Design abcd_output, start of the top module:
module abcd_output
(
	input clk,						 
	input rstn,
	input rx_pin_in,
	output ch_a_output, ch_b_output, ch_c_output, ch_d_output
);
	wire [7:0] rx_data_out;			 
	wire rx_valid;					 
	wire [15:0] delay_set_a;		 
	wire [15:0] delay_set_b;
	wire [15:0] delay_set_c;
	wire [15:0] delay_set_d;		
	wire [15:0] duty_cycle;			 
	wire [15:0] sub_clk_feq;
	wire [15:0] sub_clk_scl;
	rx_module_demo u1				 
	(
		.CLK(clk),
		.RSTn(rstn),
		.RX_Pin_In(rx_pin_in),		 
		.RX_Data_Out(rx_data_out),	 
		.RX_Valid_Out(rx_valid)
	);
	data_pro u2						 
	(
		.clk(clk),
		.rstn(rstn),
		.data_in(rx_data_out),		 
		.data_valid(rx_valid),
		.delay_set_a(delay_set_a),	 
		.delay_set_b(delay_set_b),
		.delay_set_c(delay_set_c),
		.delay_set_d(delay_set_d),
		.duty_cycle(duty_cycle),	 
		.sub_clk_feq(sub_clk_feq),	 
		.sub_clk_scl(sub_clk_scl)	 
	);
	ch_output_module u_a
	(
		.clk(clk),
		.sub_clk_feq(sub_clk_feq),
		.sub_clk_scl(sub_clk_scl),
		.rstn(rstn),
		.delay_set(delay_set_a),
		.duty_cycle(duty_cycle),
		.ch_output(ch_a_output)
	);
	ch_output_module u_b
	(
		.clk(clk),
		.sub_clk_feq(sub_clk_feq),
		.sub_clk_scl(sub_clk_scl),
		.rstn(rstn),
		.delay_set(delay_set_b),
		.duty_cycle(duty_cycle),
		.ch_output(ch_b_output)
	);
	ch_output_module u_c
	(
		.clk(clk),
		.sub_clk_feq(sub_clk_feq),
		.sub_clk_scl(sub_clk_scl),
		.rstn(rstn),
		.delay_set(delay_set_c),
		.duty_cycle(duty_cycle),
		.ch_output(ch_c_output)
	);
	ch_output_module u_d
	(
		.clk(clk),
		.sub_clk_feq(sub_clk_feq),
		.sub_clk_scl(sub_clk_scl),
		.rstn(rstn),
  ...
clock: 110.0 ns
lec_check: 0
cap_margin: 10
cell_pad_in_sites_global_placement: 3
core_margin: 2
core_utilization: 40
slew_margin: 20
run.sh (not shown) runs the stock make flow with config.mk's settings and CLKGATE_MAP_FILE=.
The first run passed the timing, design-rule and antenna checks.
==> next run, changes <==
Settings changed: ABC_AREA from default to 1, CAP_MARGIN 10 to 20, CELL_PAD_IN_SITES_GLOBAL_PLACEMENT 3 to default, CORE_UTILIZATION 40 to 70.
Clock period 110.0 ns to 68.7 ns, I/O delays scaled along.
Effect: The new run ran to the end with violations: capacitance limit, slew limit; synthesized area increases by 2.9%; critical path depth increases by 20; setup slack gets worse by 3.9 ns; wire length is lower by 7.1%; final area came out higher by 5.9%.

---

## job 8753
abcd_output again, from the RTL that the note above started with.
## abcd_output
module abcd_output
(
	input clk,						 
	input rstn,
	input rx_pin_in,
	output ch_a_output, ch_b_output, ch_c_output, ch_d_output
);
clock: 57.6 ns
lec_check: 0
abc_area: 1
cap_margin: 5
core_margin: 2
core_utilization: 70
cts_cluster_diameter: 205
cts_cluster_size: 99
slew_margin: 20
Job 8753 never completed; the flow aborted with a tool error in global routing (5_1_grt).
Modified inputs, job 7747 compared to job 8753
Settings: putting MAX_ROUTING_LAYER at met4 where nothing was set; clearing CTS_CLUSTER_SIZE, which used to be 99; clearing CTS_CLUSTER_DIAMETER, which used to be 205; swapping 57.6 for 58.5 in the clock period (ns, I/O delays scaled along).
Results
- Job 7747 vs. job 8753: weighted congestion at the end of routability-driven global placement went up by 2.9%.
- In job 7747 relative to job 8753, final HPWL from detailed placement had gone down slightly.
- In the flow results for job 8753 and job 7747, the number of placed cells counting well taps is larger on job 8753.
- Compared job 7747 vs job 8753, and setup slack after placement is down in job 7747.
- Job 7747: CTS H-tree depth is 1 higher than what job 8753 reported.
- Number of resized instances in the post-cts repair step delta for job 7747 relative to job 8753: 46 lower
- No crash in job 7747: every stage finished, but the layout fails its final checks due to negative setup slack.
> inputs changed (job 7747 -> job 6140)
Settings: MAX_ROUTING_LAYER no longer set, was met4; CORE_UTILIZATION now 68, was 70; SETUP_SLACK_MARGIN now -1.13, previously not set; CAP_MARGIN now 20, was 5; the clock period (ns, I/O delays scaled along) now 68.1, was 58.5.
--- outcome ---
FAIL: job 7747; every other run in job 7747 and job 6140 is clean. Job 7747 ran in full, but the layout does not pass; the checks complain about negative setup slack. In the tables for job 7747 and job 6140, area taken by multi-input logic gates reads lower with job 6140. Count of buffers added by post-CTS timing repair for setup: job 7747 and job 6140 compared, higher one is job 7747. Diff job 7747 and job 6140: setup slack higher in job 6140. Relative to job 7747, the fmax measured on job 6140 has decreased slightly. Final cell count is lower on job 6140. The lower iteration count of the initial detailed-routing pass of job 7747 and job 6140 is in job 6140. In the tables for job 7747 and job 6140, proportion of cell area occupied by registers reads higher with job 6140. For the post-route standard cell area excluding fillers, job 6140 came in 14000 µm² lower than job 7747 did.
Relative to job 6140, the following input files were edited for job 4099:
Settings: an added CTS_CLUSTER_SIZE of 23; an added HOLD_SLACK_MARGIN of -0.08; a change of CORE_UTILIZATION from 68 to 70; a deleted SETUP_SLACK_MARGIN that had been -1.13; a change of the clock period (ns, I/O delays scaled along) from 68.1 to 57.6.
--- outcome ---
Taking job 6140 as the reference, in job 4099 pre-CTS setup slack has increased, final weighted congestion of routability-driven global placement went up, cell count after placement saw an increase, die outline width now smaller.
Job 4099 did not finish; the tool stopped in global routing (5_1_grt) with error ODB-0269.
Taking job 4099 as 1.0, job 6140 lands at 0.13 on count of cells resized by post-cts repair.
Comparing standard-cell row count for job 6140 and job 4099, the smaller number came from job 4099.
| die area | job 4099 vs job 6140 | better |
Reported for job 6140 and job 4099, area fraction in compound gates turned out identical to the last digit.
Floorplan core area shrinks by a few percent when moving from job 6140 to job 4099.
Input changes introduced in job 8046 (baseline for comparison: job 4099):
Settings: HOLD_SLACK_MARGIN removed (was -0.08); CTS_CLUSTER_SIZE removed (was 23); ABC_AREA removed (was 1); CORE_UTILIZATION changed from 70 to 16; the clock period (ns, I/O delays scaled along) changed from 57.6 to 167.0.
==> results <==
Mean instance size in the synthesized netlist was higher in the run labelled job 8046.
Job 8046 | stages: all done | timing, DRC, antenna: all pass
Relative to job 4099, the number of standard cells after synthesis measured on job 8046 has decreased by more than 10%.
In job 8046, distinct cell type count of the synthesized netlist is higher than in job 4099.
Compared with job 4099, in job 8046 cell count listed in synth_stat.txt down 15%; y dimension of the die up about 100%; post-synthesis instance area down about 3%.
Count of input and output buffers: job 4099 vs job 8046 — no meaningful difference
Summary of job 8046 over job 4099: fraction of the mapped netlist area in compound gates saw an increase, placement-stage cell area saw a decrease.
Compared with job 4099, job 8046 shows final weighted congestion in routability-driven placement that has gone down by more than 10%.
Sort job 8046 and job 4099 by area of the core region, ascending, and job 4099 comes first.
Job 4099 ended up with simple AND/OR/NAND/NOR gates as its top logic cell family in the synthesized netlist; job 8046 ended up with AND-OR/OR-AND gates.
> inputs changed (job 8046 -> job 7343)
Settings: setting CTS_CLUSTER_SIZE to 36 for the first time; changing CORE_UTILIZATION from 16 to 71; changing the clock period (ns, I/O delays scaled along) from 167.0 to 104.0.
==> comparison <==
Row actual slew at the worst max-slew pin: job 7343 higher / job 8046 lower. From job 7343 to job 8046, post-CTS setup-driven buffer insertion count did not move at all. Compared with job 8046, in job 7343 routed metal-1 wirelength lost about 16%, sequential share of cell area picked up an extra 0.83 points, routed wire length picked up an extra 0.70%. Job 7343 ends up with higher latest clock arrival within the worst-skew pair than job 8046 does. Job 7343: met2 routing resource usage after global routing 51 points above job 8046. Compared job 8046 against job 7343; worst hold slack within noise. Job 7343 — routed length per instance 6.0 µm higher, job 8046 as reference. Relative to job 8046, job 7343 degrades setup slack.
